Setup of build 80:
Design Viterbi, start of the top module:
module Viterbi(Dx, Rx, oen, rxrdy, clock, seqrdy,reset
    );
export LEC_CHECK = 0
export ABC_AREA = 1
export CAP_MARGIN = 5
export CORE_ASPECT_RATIO = 0.99
export CORE_MARGIN = 2
export CORE_UTILIZATION = 72
export CTS_CLUSTER_DIAMETER = 348
export CTS_CLUSTER_SIZE = 57
export MAX_ROUTING_LAYER = met4
export PLACE_DENSITY_LB_ADDON = 0.01
export SETUP_SLACK_MARGIN = 1.91
export SLEW_MARGIN = 40
create_clock -name core_clock -period 7.45 [get_ports {clock}]
run.sh (not shown) runs the stock make flow with config.mk's settings and CLKGATE_MAP_FILE=.
Status: build 80 FAILED at 5_1_grt (tool error)
## Diff of input files: build 89 against build 80
- a deleted CTS_CLUSTER_DIAMETER that had been 348
- a deleted MAX_ROUTING_LAYER that had been met4
- a deleted PLACE_DENSITY_LB_ADDON that had been 0.01
- a change of SLEW_MARGIN from 40 to 20
- a deleted SETUP_SLACK_MARGIN that had been 1.91
- a deleted ABC_AREA that had been 1
- a change of CORE_UTILIZATION from 72 to 66
- a change of CAP_MARGIN from 5 to 20
- a deleted CTS_CLUSTER_SIZE that had been 57
- a deleted CORE_ASPECT_RATIO that had been 0.99
- a change of the clock period (ns, I/O delays scaled along) from 7.45 to 9.05
==> comparison <==
Having completed the whole flow, build 89 delivered a layout that passed the timing, design-rule and antenna checks.
No final results exist for build 80, since it was stopped by error ODB-0269 during 5_1_grt.
Number of distinct library cells after synthesis, build 89 and build 80: lower on build 80
Build 80 -> build 89: estimated wirelength of the detail-placed design decreased by a few percent
In the flow results for build 89 and build 80, the effective utilization at floorplan is larger on build 80.
Setup changes, build 89 to build 81
- changing CORE_UTILIZATION from 66 to 72
- setting PLACE_DENSITY to 0.4 for the first time
- changing the clock period (ns, I/O delays scaled along) from 9.05 to 6.57
### Flow results
Compared build 81 vs build 89, and fraction of the core area occupied by cells at floorplan is up in build 81. Looking at the logs for build 81 and build 89, the single run that did not finish was build 81. Build 81 | ERROR | 4_1_cts. Taking build 89 over build 81, the post-detailed-placement half-perimeter wirelength ratio works out to 0.80. Compared to build 89, build 81 has total die size 0.0021 mm^2 lower. Build 81 does worse than build 89 on pre-CTS setup slack. Compared with build 89, in build 81 quantity of I/O buffers inserted on ports did not really move, number of cells in the yosys synthesis report did not really move, final estimated routing congestion in global placement now larger.
Input changes introduced in build 39 (baseline for comparison: build 81):
- a deleted PLACE_DENSITY that had been 0.4
- an added CTS_CLUSTER_SIZE of 83
- an added PLACE_DENSITY_LB_ADDON of 0.27
- an added ABC_AREA of 1
- a change of the clock period (ns, I/O delays scaled along) from 6.57 to 7.77
Notes after the runs:
- Build 39 has floorplan row count below what build 81 had.
- Going from build 81 to build 39, area of the mapped netlist shrank by 3.3%, post-placement setup slack grew by 1.38 ns, core region area shrank by 3.3%.
- Build 39 | stages: all done | timing, DRC, antenna: all pass

## the reference run
Viterbi again, from the RTL that the note above started with.
clock: 2.48 ns
lec_check: 0
abc_area: 1
cap_margin: 20
core_aspect_ratio: 0.5
core_margin: 2
core_utilization: 72
cts_cluster_diameter: 395
cts_cluster_size: 95
place_density: 0.39
setup_slack_margin: 0.53
slew_margin: 20
tns_end_percent: 5
The reference run did not run to completion, as it errored out during 5_1_grt.
For the trial run, these inputs were changed with respect to the reference run:
Settings: PLACE_DENSITY no longer set, was 0.39; ABC_AREA no longer set, was 1; SETUP_SLACK_MARGIN now 2.58, was 0.53; CTS_CLUSTER_DIAMETER now 382, was 395; CORE_ASPECT_RATIO no longer set, was 0.5; CTS_CLUSTER_SIZE now 10, was 95; the clock period (ns, I/O delays scaled along) now 8.67, was 2.48.
==> results <==
Of the trial run and the reference run, only the reference run fails to reach the end of the flow. Diff the trial run..the reference run | proportion of register bits with asynchronous set or reset after synthesis | unchanged. Cell area after technology mapping delta (the trial run − the reference run): unfavourable. Higher synthesized cell count goes to the reference run over the trial run. The lower horizontal die dimension of the trial run and the reference run is in the trial run.

job 3423:
Starting RTL as in the previous note.
// Viterbi
module Viterbi(Dx, Rx, oen, rxrdy, clock, seqrdy,reset
    );
output Dx;
output oen;
output rxrdy;
input [1:0] Rx;
input seqrdy;
input reset;
input clock;
wire[3:0] A0_out;
wire[3:0] A1_out;
wire[3:0] A2_out;
wire[3:0] A3_out;
wire[3:0] A4_out;
wire[3:0] A5_out;
wire[3:0] A6_out;
wire[3:0] A7_out;
 wire [3:0] acs0_pm_out;
 wire [3:0] acs1_pm_out;
 wire [3:0] acs2_pm_out;
 wire [3:0] acs3_pm_out;
 wire [3:0] acs4_pm_out;
 wire [3:0] acs5_pm_out;   
 wire [3:0] acs6_pm_out;   
 wire [3:0] acs7_pm_out;
wire acs0_label;
wire acs1_label;
wire acs2_label;
wire acs3_label;
wire acs4_label;
wire acs5_label;
wire acs6_label;
wire acs7_label;
wire len;
wire aen;
wire [3:0] min_metric;
assign rxrdy = len;
wire [1:0] HD1;	wire [1:0] HD9;
wire [1:0] HD2;	wire [1:0] HD10;
wire [1:0] HD3;   wire [1:0] HD11;
wire [1:0] HD4;	wire [1:0] HD12;
wire [1:0] HD5;	wire [1:0] HD13;
wire [1:0] HD6;	wire [1:0] HD14;
wire [1:0] HD7;	wire [1:0] HD15;
wire [1:0] HD8;	wire [1:0] HD16;
  ...
make LEC_CHECK=0 CAP_MARGIN=40 CELL_PAD_IN_SITES_DETAIL_PLACEMENT=0 CORE_MARGIN=2 CORE_UTILIZATION=16 GPL_ROUTABILITY_DRIVEN=1 GPL_TIMING_DRIVEN=0 MIN_ROUTING_LAYER=met2 PLACE_DENSITY=0.91 SETUP_SLACK_MARGIN=-0.89 SLEW_MARGIN=0 finish   # period 12.8 ns
In summary, job 3423 completed successfully, with a layout that passed the timing, design-rule and antenna checks.
### job 3423 -> job 2327
- CAP_MARGIN changed from 40 to 20
- PLACE_DENSITY_LB_ADDON newly set to 0.27
- ABC_AREA newly set to 1
- GPL_ROUTABILITY_DRIVEN removed (was 1)
- PLACE_DENSITY removed (was 0.91)
- GPL_TIMING_DRIVEN removed (was 0)
- CORE_UTILIZATION changed from 16 to 70
- SLEW_MARGIN changed from 0 to 20
- SETUP_SLACK_MARGIN removed (was -0.89)
- MIN_ROUTING_LAYER removed (was met2)
- CELL_PAD_IN_SITES_DETAIL_PLACEMENT removed (was 0)
- the clock period (ns, I/O delays scaled along) changed from 12.8 to 7.79
Results
- Going from job 3423 to job 2327, met2 usage in global routing grows by 44 points.
- The core of job 2327 is more densely filled than that of job 3423.
- The endpoint of the worst setup timing path comes out U2.DUT1.suma[1]$_DFFE_PP0P_ in one run and U2.DUT6.suma[2]$_DFFE_PP0P_ in the other, namely in job 3423 and job 2327 respectively.
- Job 2327 vs job 3423: proportion of cell area occupied by multi-input gates down
- Re part of the cycle the worst path needs: job 3423 was lower than job 2327.
- Compared with job 3423, in job 2327 register-to-register slack lower; final instance area went down by about 10%; routed wire length now sits lower; synthesized cell count now sits higher; peak per-stage delay on the critical path decreased 0.18 ns.
### job 2327 -> job 3557
- an added CTS_CLUSTER_DIAMETER of 387
- a deleted ABC_AREA that had been 1
- a deleted PLACE_DENSITY_LB_ADDON that had been 0.27
- a change of CORE_UTILIZATION from 70 to 72
- an added PLACE_DENSITY of 0.38
- an added CTS_CLUSTER_SIZE of 98
- a change of the clock period (ns, I/O delays scaled along) from 7.79 to 5.77
- In the summary table, job 3557 is marked failed, with error GRT-0232 raised in 5_1_grt.
- Going from job 2327 to job 3557, the pre-placement core utilization was found to have gone up by 2.2 points.
- Buffer levels on the longest clock path: job 2327 vs job 3557 identical
- Fraction of the mapped netlist area in adder cells: job 2327 vs job 3557, no meaningful difference
- There was hardly any difference in chip height between job 3557 and job 2327.
- When job 3557 is set beside job 2327, its post-synthesis compound-gate area fraction turns out to be 1.8 points smaller.
- Per the comparison of job 3557 with job 2327, post-synthesis area per instance higher, fraction of synthesized area in multiplexers increased 16 points, synthesized area up about 3.5%.
- Job 3557 — yosys synthesis chip area about 3.5% higher, job 2327 as reference
- Delta (job 3557 minus job 2327): die area rose by 140 sq um; synthesized cell count fell by about 19%.

== the previous run ==
Starting RTL as in the previous note.
clock: 8.0 ns
lec_check: 0
abc_area: 1
cap_margin: 20
core_margin: 8
core_utilization: 40
min_routing_layer: met2
place_density_lb_addon: 0.27
slew_margin: 20
Here is what was changed in the inputs of the current run compared with the previous run.
-- flow/config.mk --
<<< the previous run, line 10
export CORE_MARGIN = 8
export CORE_UTILIZATION = 40
export MIN_ROUTING_LAYER = met2
export PLACE_DENSITY_LB_ADDON = 0.27
>>> the current run, line 10
export CORE_MARGIN = 2
export CORE_UTILIZATION = 72
export CTS_CLUSTER_DIAMETER = 255
export CTS_CLUSTER_SIZE = 72
export PLACE_DENSITY_LB_ADDON = 0.06
export SETUP_SLACK_MARGIN = 1.78
[summary]
The current run: it failed with a tool error in global routing, so there are no final results. From the previous run to the current run, chip area in the Yosys report did not move at all. The current run vs. the previous run: initial cell density of the core went up by 33 points. Compared to the previous run, the current run was floorplanned on a smaller die. Row pre-CTS worst setup slack: the current run higher / the previous run lower. The current run vs. the previous run: total placed cells including tap cells went down; post-cts resize count now larger; HPWL after detailed placement saw a decrease; area of the placeable core fell by 0.018 mm²; total setup buffers inserted after CTS +89. Number of rows created at floorplan went down by more than a quarter going from the previous run to the current run.

Starting RTL as in the previous note.
make LEC_CHECK=0 ABC_AREA=1 CAP_MARGIN=20 CORE_MARGIN=2 CORE_UTILIZATION=68 CTS_CLUSTER_DIAMETER=255 PLACE_DENSITY_LB_ADDON=0.06 SLEW_MARGIN=20 finish   # period 8.0 ns
==> next run, changes <==
Settings changed: ABC_AREA 1 to unset, CORE_UTILIZATION 68 to 40, CTS_CLUSTER_DIAMETER 255 to unset, PLACE_DENSITY_LB_ADDON 0.06 to unset.
The changed run completed without violations.
Routed wire length came out higher by 4.4%.
Non-clock buffer count went up by 171.
Via count shrinks by 5.2%.
Worst setup slack loses 0.46 ns.
Register-to-register slack is worse by 0.46 ns.
Global-route usage went down by 15 points.
Cell area climbs by 15%.
Cell count goes down by 0.47%.

Viterbi again, from the RTL that the note above started with.
Settings: LEC_CHECK=0, CAP_MARGIN=20, CORE_MARGIN=2, CORE_UTILIZATION=72, CTS_CLUSTER_DIAMETER=282, CTS_CLUSTER_SIZE=98, PLACE_DENSITY=0.42, SLEW_MARGIN=20; clock period 3.51 ns.
The baseline did not get past 5_1_grt with GRT-0232.
Edit:
- CORE_UTILIZATION: 72 -> 52
- CTS_CLUSTER_DIAMETER: 282 -> not set
- CTS_CLUSTER_SIZE: 98 -> not set
- PLACE_DENSITY: 0.42 -> not set
- clock period: 3.51 -> 3.79 ns (I/O delays scaled with it)
=> With this change the flow completed, yet does not pass: setup timing; die size grows by well over a third; synthesized area is unchanged; synthesized cell count is unchanged.
Edit:
- CORE_UTILIZATION: 52 -> 57
- CTS_CLUSTER_SIZE: not set -> 79
- SETUP_SLACK_MARGIN: not set -> -0.4
- TNS_END_PERCENT: not set -> 5
- clock period: 3.79 -> 4.42 ns (I/O delays scaled with it)
What happened:
- The changed run finished but fails on setup timing
- final cell count decreases by 1.2%
- setup slack improved by 570 ps
- cell area decreases by 1.8%
- global-route usage increases by 2.1 points
- worst hold slack barely changes
- wire length stays flat
- critical path depth increases by 3
- count of clock-buffer cells in the layout decreases by 4
- core utilization increases by 5.5 points
- register-to-register slack improved by 570 ps
Edit:
- ABC_AREA: not set -> 1
- CORE_UTILIZATION: 57 -> 70
- CTS_CLUSTER_SIZE: 79 -> 75
- PLACE_DENSITY_LB_ADDON: not set -> 0.27
- SETUP_SLACK_MARGIN: -0.4 -> not set
- clock period: 4.42 -> 6.25 ns (I/O delays scaled with it)
=>
- With this change the flow aborted during 5_1_grt, error GRT-0232
- synthesized area came out lower by 3.3%
- synthesized cell count went up by 23%
- die area drops by 21%
Edit:
- CORE_UTILIZATION: 70 -> 72
- CTS_CLUSTER_DIAMETER: not set -> 370
- CTS_CLUSTER_SIZE: 75 -> 83
- PLACE_DENSITY_LB_ADDON: 0.27 -> 0.16
- TNS_END_PERCENT: 5 -> not set
- clock period: 6.25 -> 6.29 ns (I/O delays scaled with it)
=>
- The changed run aborted during 5_1_grt with GRT-0232
- synthesized area stays the same
- die size goes down by about 2.7%
- synthesized cell count is unchanged
Edit:
- ABC_AREA: 1 -> not set
- CORE_UTILIZATION: 72 -> 46
- CTS_CLUSTER_DIAMETER: 370 -> not set
- CTS_CLUSTER_SIZE: 83 -> not set
- PLACE_DENSITY_LB_ADDON: 0.16 -> not set
- TNS_END_PERCENT: not set -> 5
- clock period: 6.29 -> 4.42 ns (I/O delays scaled with it)
The new run finished but failed the layout checks on setup timing; die area rose by 60%; synthesized cell count drops by 19%; area after synthesis came out higher by 3.5%.

Viterbi again, from the RTL that the note above started with.
make LEC_CHECK=0 ABC_AREA=1 CAP_MARGIN=20 CORE_MARGIN=2 CORE_UTILIZATION=72 CTS_CLUSTER_DIAMETER=395 CTS_CLUSTER_SIZE=95 PLACE_DENSITY=0.39 SETUP_SLACK_MARGIN=0.62 SLEW_MARGIN=20 finish   # period 2.62 ns
The starting point failed in global routing on GRT-0232.
==> next run, changes <==
Settings changed: CORE_ASPECT_RATIO set to 0.5, SETUP_SLACK_MARGIN 0.62 to 0.53.
Clock period 2.62 ns to 2.48 ns, I/O delays scaled along.
Outcome:
- This time the run died in clock tree synthesis
- die area increases by about 0.3%
- area after synthesis does not change
- synthesized cell count is unchanged
==> next run, changes <==
Settings changed: CORE_ASPECT_RATIO 0.5 to unset, CTS_CLUSTER_DIAMETER 395 to unset, CTS_CLUSTER_SIZE 95 to unset, PLACE_DENSITY 0.39 to unset, PLACE_DENSITY_LB_ADDON set to 0.2, SETUP_SLACK_MARGIN 0.53 to 1.81.
Clock period 2.48 ns to 7.79 ns, I/O delays scaled along.
What happened:
- The new run ended with an error in global routing
- area after synthesis stays the same
- die area came out lower by 0.31%
- synthesized cell count does not change

Starting RTL as in the previous note.
==> flow/design.v (excerpt) <==
module Viterbi(Dx, Rx, oen, rxrdy, clock, seqrdy,reset
    );
Settings: LEC_CHECK=0, ABC_AREA=1, CAP_MARGIN=5, CORE_ASPECT_RATIO=1.58, CORE_MARGIN=2, CORE_UTILIZATION=72, CTS_CLUSTER_DIAMETER=201, CTS_CLUSTER_SIZE=72, MAX_ROUTING_LAYER=met4, PLACE_DENSITY_LB_ADDON=0.24, SETUP_SLACK_MARGIN=-0.15, SLEW_MARGIN=10; clock period 4.28 ns.
The baseline failed in global routing.
Then changed:
Settings changed: CAP_MARGIN 5 to 20, CORE_ASPECT_RATIO 1.58 to 0.99, CORE_MARGIN 2 to 3, CTS_CLUSTER_DIAMETER 201 to 72, CTS_CLUSTER_SIZE 72 to 15, PLACE_DENSITY_LB_ADDON 0.24 to 0.2, SETUP_SLACK_MARGIN -0.15 to not set.
Clock period 4.28 ns to 7.8 ns, I/O delays scaled along.
With this change the flow finished clean; area after synthesis does not change; synthesized cell count is unchanged; die size increases by about 2.5%.
Then changed:
Settings changed: CORE_MARGIN 3 to 2, SLEW_MARGIN 10 to 40.
Clock period 7.8 ns to 7.09 ns, I/O delays scaled along.
After rerunning: This time the run reached the layout checks and failed them: negative setup slack. Cell area goes up by a few percent. Worst hold slack loses 16 ps. Wire length grows by a few percent. Global-route usage rose by 0.19 points. First-iteration DRC count grows by about a fifth. Synthesized cell count is unchanged. Sequential cell count does not change. Cell count came out higher by a few percent. Die area is lower by a few percent.
Then changed:
Settings changed: CAP_MARGIN 20 to 40, CORE_MARGIN 2 to 3, CTS_CLUSTER_DIAMETER 72 to 364, SLEW_MARGIN 40 to 10.
Clock period 7.09 ns to 6.24 ns, I/O delays scaled along.
After rerunning: This time the run never finished: it broke off in global routing. Area after synthesis is unchanged. Die area grows by about 2.6%. Synthesized cell count does not change.
